Setup of v6:
Design cpu, start of the top module:
module cpu(
	input clk,
	input reset,
	input logic [15:0] i_mem_rddata,
	input logic i_mem_wait,  
	input logic i_mem_rddatavalid,  
	output logic [15:0] o_mem_wrdata,
	output logic [15:0] o_mem_addr,
	output logic o_mem_rd,
	output logic o_mem_wr
);
Size in the first run: ~1600 cells after synthesis, about 240 flip-flops, ~54 I/O pins, roughly 13000 µm² of cells after synthesis.
Settings: LEC_CHECK=0, ABC_AREA=1, CAP_MARGIN=20, CORE_MARGIN=2, CORE_UTILIZATION=72, CTS_CLUSTER_DIAMETER=359, CTS_CLUSTER_SIZE=14, SETUP_SLACK_MARGIN=0.45, SLEW_MARGIN=20; clock period 3.91 ns.
run.sh (not shown) runs the stock make flow with config.mk's settings and CLKGATE_MAP_FILE=.
v6 had finished all stages when the layout checks came back failing, citing setup timing.
--- input diff v6..v52 ---
diff --git a/flow/config.mk b/flow/config.mk
--- a/flow/config.mk
+++ b/flow/config.mk
@@ -11,4 +11 @@
-export CORE_UTILIZATION = 72
-export CTS_CLUSTER_DIAMETER = 359
-export CTS_CLUSTER_SIZE = 14
-export SETUP_SLACK_MARGIN = 0.45
+export CORE_UTILIZATION = 62
==> flow/constraint.sdc <==
create_clock -name core_clock -period 2.13 [get_ports {clk}]
set_input_delay 0.4260 -clock core_clock [delete_from_list [all_inputs] [get_ports {clk}]]
set_output_delay 0.4260 -clock core_clock [all_outputs]
set_load 0.01 [all_outputs]
### Flow results
The final report for v52 shows a completed flow and a layout that fails verification, specifically setup timing.
The core of v52 is more densely filled than that of v6.
Global-route usage over all layers ends up lower on v52.
Summary of v52 over v6: shortest clock period the worst path allows after layout decreased 140 ps; die area increased about 16%.
In the flow results for v52 and v6, the clock power share is larger on v52.
On v52: number of tapcells is 41 higher than what v6 gave.
Of v52 and v6, the lower combinational cell fraction of total power belongs to v6.
#### Input delta (v15 over v52)
diff --git a/flow/config.mk b/flow/config.mk
--- a/flow/config.mk
+++ b/flow/config.mk
@@ -11 +11,2 @@
-export CORE_UTILIZATION = 62
+export CORE_UTILIZATION = 70
+export SETUP_SLACK_MARGIN = 0.45
==> flow/constraint.sdc <==
create_clock -name core_clock -period 3.91 [get_ports {clk}]
set_input_delay 0.7820 -clock core_clock [delete_from_list [all_inputs] [get_ports {clk}]]
set_output_delay 0.7820 -clock core_clock [all_outputs]
set_load 0.01 [all_outputs]
### Flow results
Worst hold slack: v15 vs v52 up 180 ps
Sort v15 and v52 by worst slack at placement desc -> top: v15
Although it ran to completion, v15 produced a layout that fails the final checks because of setup timing.
The run showing the greater non-clock buffer count is v52.
Going from v52 to v15, via count now smaller, share of the cycle needed by the critical path after routing now smaller, instance count after placement with tap cells included now smaller, total power now smaller, placement row count now smaller.
Input changes introduced in v5 (baseline for comparison: v15):
diff --git a/flow/config.mk b/flow/config.mk
--- a/flow/config.mk
+++ b/flow/config.mk
@@ -11,2 +11 @@
-export CORE_UTILIZATION = 70
-export SETUP_SLACK_MARGIN = 0.45
+export CORE_UTILIZATION = 72
==> flow/constraint.sdc <==
create_clock -name core_clock -period 4.19 [get_ports {clk}]
set_input_delay 0.8380 -clock core_clock [delete_from_list [all_inputs] [get_ports {clk}]]
set_output_delay 0.8380 -clock core_clock [all_outputs]
set_load 0.01 [all_outputs]
- What the final checks of v5 revealed, after a flow that finished every stage, was a layout that fails on setup timing.
- The estimated power of v5 ends up lower than the estimate for v15.
- Relative to v15, length of routed wiring on met1 has decreased by about 2.4% in v5.
- From v5 to v15, number of maximum-capacitance constraint violations did not move at all.
- Relative to v15, v5 improves routed wire length.
- In v5, the required time of the critical path came out 280 ps above the value in v15.
- Of the two candidates, v15 has the worse standby leakage power and v5 the better one.

---

Starting RTL as in the previous note.
clock: 3.95 ns
lec_check: 0
abc_area: 1
cap_margin: 20
core_aspect_ratio: 0.89
core_margin: 2
core_utilization: 72
cts_cluster_diameter: 248
cts_cluster_size: 24
place_density: 0.37
setup_slack_margin: 0.67
slew_margin: 20
The baseline finished with negative setup slack left.
Then changed:
- CORE_ASPECT_RATIO: 0.89 -> unset
- CORE_UTILIZATION: 72 -> 71
- PLACE_DENSITY: 0.37 -> 0.74
Result: The new run completed, yet does not pass: negative setup slack; final area came out lower by 0.39%; core utilization came out lower by 1.5 points; first-iteration DRC count came out higher by 23%; via count came out higher by 0.46%; hold slack degrades by 60 ps; die size came out higher by 1.4%; non-clock buffer count came out higher by 5.
Then changed:
- CORE_UTILIZATION: 71 -> 70
- CTS_CLUSTER_DIAMETER: 248 -> unset
- CTS_CLUSTER_SIZE: 24 -> unset
- PLACE_DENSITY: 0.74 -> unset
- SETUP_SLACK_MARGIN: 0.67 -> unset
- clock period: 3.95 -> 2.4 ns (I/O delays scaled with it)
What happened:
- The new run never finished: it broke off in global routing
- synthesized cell count is unchanged
- area after synthesis does not change
- die area is higher by 1.4%
Then changed:
- ABC_AREA: 1 -> unset
- CORE_UTILIZATION: 70 -> 67
- clock period: 2.4 -> 3.91 ns (I/O delays scaled with it)
The new run produced a layout that fails on negative setup slack. Die size grows by a few percent. Synthesized area grows by a few percent. Synthesized cell count shrinks by roughly a tenth.

---

cpu again, from the RTL that the note above started with.
==> flow/design.v (excerpt) <==
module cpu(
	input clk,
	input reset,
	input logic [15:0] i_mem_rddata,
	input logic i_mem_wait,  
	input logic i_mem_rddatavalid,  
	output logic [15:0] o_mem_wrdata,
	output logic [15:0] o_mem_addr,
	output logic o_mem_rd,
	output logic o_mem_wr
);
	logic PC_write;
	logic Addr_sel;
	logic mem_rd;
	logic mem_wr;
	logic MDR_load;
	logic IR_load;
	logic OpA_sel;
	logic OpAB_load;
	logic [1:0] ALU_1_sel;
	logic [1:0] ALU_2_sel;
	logic [1:0] ALUop_sel;
	logic ALU_out;
	logic RF_write;
	logic Reg_in;
	logic Flag_write;
	logic RF_write_call;
	logic mov_hi;
	logic N, Z, imm;
	logic [3:0] instr;
	datapath data(
		.rst(reset),
		.clk(clk), 
		.i_mem_rddata(i_mem_rddata),
		.i_PC_write(PC_write),
		.i_Addr_sel(Addr_sel),
		.i_mem_wr(mem_wr),
		.i_MDR_load(MDR_load),
		.i_IR_load(IR_load),
		.i_OpA_sel(OpA_sel),
		.i_OpAB_load(OpAB_load),
		.i_ALU_1_sel(ALU_1_sel),
		.i_ALU_2_sel(ALU_2_sel),
		.i_ALUop_sel(ALUop_sel),
		.i_ALU_out(ALU_out),
		.i_RF_write(RF_write),
		.i_Reg_in(Reg_in),
		.i_Flag_write(Flag_write),
		.i_RF_write_call(RF_write_call),
		.i_mov_hi(mov_hi),
		.o_N(N),
		.o_Z(Z),
		.o_instr(instr),
		.o_mem_wrdata(o_mem_wrdata),
		.o_mem_addr(o_mem_addr),
		.o_mem_rd(mem_rd),
		.o_mem_wr(mem_wr),
		.o_imm(imm)
	);
	control control(
		.rst(reset),
		.clk(clk),
		.i_N(N),
		.i_Z(Z),
		.i_instr(instr),
		.i_imm(imm),
		.i_mem_wait(i_mem_wait),
		.i_mem_rddatavalid(i_mem_rddatavalid),  
		.o_PC_write(PC_write),
		.o_Addr_sel(Addr_sel),
		.o_mem_rd(o_mem_rd),
		.o_mem_wr(o_mem_wr),
		.o_MDR_load(MDR_load),
		.o_IR_load(IR_load),
		.o_OpA_sel(OpA_sel),
		.o_OpAB_load(OpAB_load),
		.o_ALU_1_sel(ALU_1_sel),
		.o_ALU_2_sel(ALU_2_sel),
		.o_ALUop_sel(ALUop_sel),
		.o_ALU_out(ALU_out),
		.o_RF_write(RF_write),
		.o_Reg_in(Reg_in),
		.o_Flag_write(Flag_write),
		.o_RF_write_call(RF_write_call),
		.o_mov_hi(mov_hi)
	);
endmodule
Settings: LEC_CHECK=0, ABC_AREA=1, CAP_MARGIN=20, CORE_MARGIN=2, CORE_UTILIZATION=66, CTS_CLUSTER_DIAMETER=228, SLEW_MARGIN=20; clock period 2.4 ns.
The baseline completed and failed the layout checks on setup timing.
Next try:
- ABC_AREA: 1 -> default
- CORE_UTILIZATION: 66 -> 65
- CTS_CLUSTER_DIAMETER: 228 -> default
- SETUP_SLACK_MARGIN: default -> 0.81
- clock period: 2.4 -> 3.38 ns (I/O delays scaled with it)
What happened: The new run completed, yet does not pass: setup timing; power shrinks by 38%; worst hold slack is better by 0.21 ns; first-iteration DRC count fell by 40%; sequential share of layout area rises by 1.4 points; via count came out lower by 14%; register-to-register slack improved by 0.70 ns; worst setup slack is better by 0.70 ns; combinational power went down by 44%.

---

## run A
cpu again, from the RTL that the note above started with.
==> flow/config.mk <==
export PLATFORM = sky130hd
export DESIGN_NAME = cpu
export DESIGN_NICKNAME = cpu
export VERILOG_FILES = /design/flow/design.v
export SDC_FILE = /design/flow/constraint.sdc
export NUM_CORES = 4
export LEC_CHECK = 0
export ABC_AREA = 1
export CAP_MARGIN = 20
export CORE_MARGIN = 2
export CORE_UTILIZATION = 71
export CTS_CLUSTER_DIAMETER = 297
export CTS_CLUSTER_SIZE = 17
export PLACE_DENSITY_LB_ADDON = 0.06
export SETUP_SLACK_MARGIN = -0.11
export SLEW_MARGIN = 20
==> flow/constraint.sdc <==
create_clock -name core_clock -period 2.23 [get_ports {clk}]
set_input_delay 0.4460 -clock core_clock [delete_from_list [all_inputs] [get_ports {clk}]]
set_output_delay 0.4460 -clock core_clock [all_outputs]
set_load 0.01 [all_outputs]
Run A got as far as global routing (5_1_grt), where a tool error ended the run.
The following lists how run B was set up differently from run A:
- CTS_CLUSTER_SIZE no longer set, was 17
- SETUP_SLACK_MARGIN no longer set, was -0.11
- CTS_CLUSTER_DIAMETER no longer set, was 297
- PLACE_DENSITY_LB_ADDON no longer set, was 0.06
- ABC_AREA no longer set, was 1
- CORE_UTILIZATION now 66, was 71
- the clock period (ns, I/O delays scaled along) now 3.96, was 2.23
Run B vs. run A: area of the die rose by 9.6%, area after synthesis rose by 2.1%, count of clock tree sinks stayed essentially flat, TritonCTS buffer count rose by 8.
Run B — floorplan row count 2 higher, run A as reference
Complete run, failing final checks: run B, reason negative setup slack.
Summed standard-cell area reported by yosys: run B vs run A up 280 µm²
Run B vs. run A: core area rose about 9%; area fraction in and, or, nand and nor cells after synthesis shrank by 4.5 points.
Lower multiplexer area fraction after synthesis goes to run A over run B.
Of run A and run B, the higher vertical die size belongs to run B.
Input changes introduced in run C (baseline for comparison: run B):
- setting ABC_AREA to 1 for the first time
- changing CORE_UTILIZATION from 66 to 52
- changing the clock period (ns, I/O delays scaled along) from 3.96 to 2.63
--- outcome ---
- In run C the implementation completed, yet the final layout does not meet the checks, the culprit being negative setup slack.
- Per the comparison of run C with run B, summed area of non-filler cells in the final layout up 2.4%, power spent charging and discharging nets up about 60%.
- From run B to run C the numbers moved as follows: global-route wire length before repair was more or less identical; achievable clock frequency went up; number of cells in the design after placement has increased; die area went up by 24%.
- Per the comparison of run C with run B, final routed wirelength across all metal layers neither gained nor lost much, buffering stage count on the worst path with inverters included neither gained nor lost much.
Setup changes, run C to run D
- CTS_CLUSTER_SIZE now 96, previously not set
- CORE_UTILIZATION now 72, was 52
- CTS_CLUSTER_DIAMETER now 318, previously not set
- the clock period (ns, I/O delays scaled along) now 2.13, was 2.63
### Flow results
- Taking run C as the reference, in run D initial core utilization picked up an extra 20 points, horizontal die dimension lost 15%, area share of xor/xnor cells in the synthesized design neither gained nor lost much, final RePlAce weighted congestion picked up an extra 0.11.
- Tool error GRT-0232 stopped run D during global routing (5_1_grt); no final results.
The following lists how run E was set up differently from run D:
- a deleted ABC_AREA that had been 1
- a change of CORE_UTILIZATION from 72 to 40
- a deleted CTS_CLUSTER_DIAMETER that had been 318
- a deleted CTS_CLUSTER_SIZE that had been 96
- a change of the clock period (ns, I/O delays scaled along) from 2.13 to 4.73
Findings:
Run E closes out successfully: all stages finished, all timing, DRC and antenna checks passed.
The number of buffers inserted to repair setup after CTS in run E sits 26 below the value recorded for run D.
Across both runs, core utilization before placement was lower for run E than for run D.
| parity-gate share of the synthesized area counting xor and xnor cells | run D vs run E | ≈ equal |
The core footprint in run E was higher than what run D gave.
The number of buffers added by the clock tree synthesis step of run E exceeds that of run D by 21.
[compare] base=run D new=run E: adder-cell share of the synthesized area level; count of instantiated cells in the yosys netlist moved down.
Diff run D -> run E: die area picked up an extra 15,000 µm²; summed standard-cell area reported by yosys up about 2.1%.
Run E ends up with a number of standard cells after synthesis that is 170 lower than in run D.
Run D has lower vertical extent of the die than run E.
Power figures rest on the tool's default switching activity, not on a simulated workload.
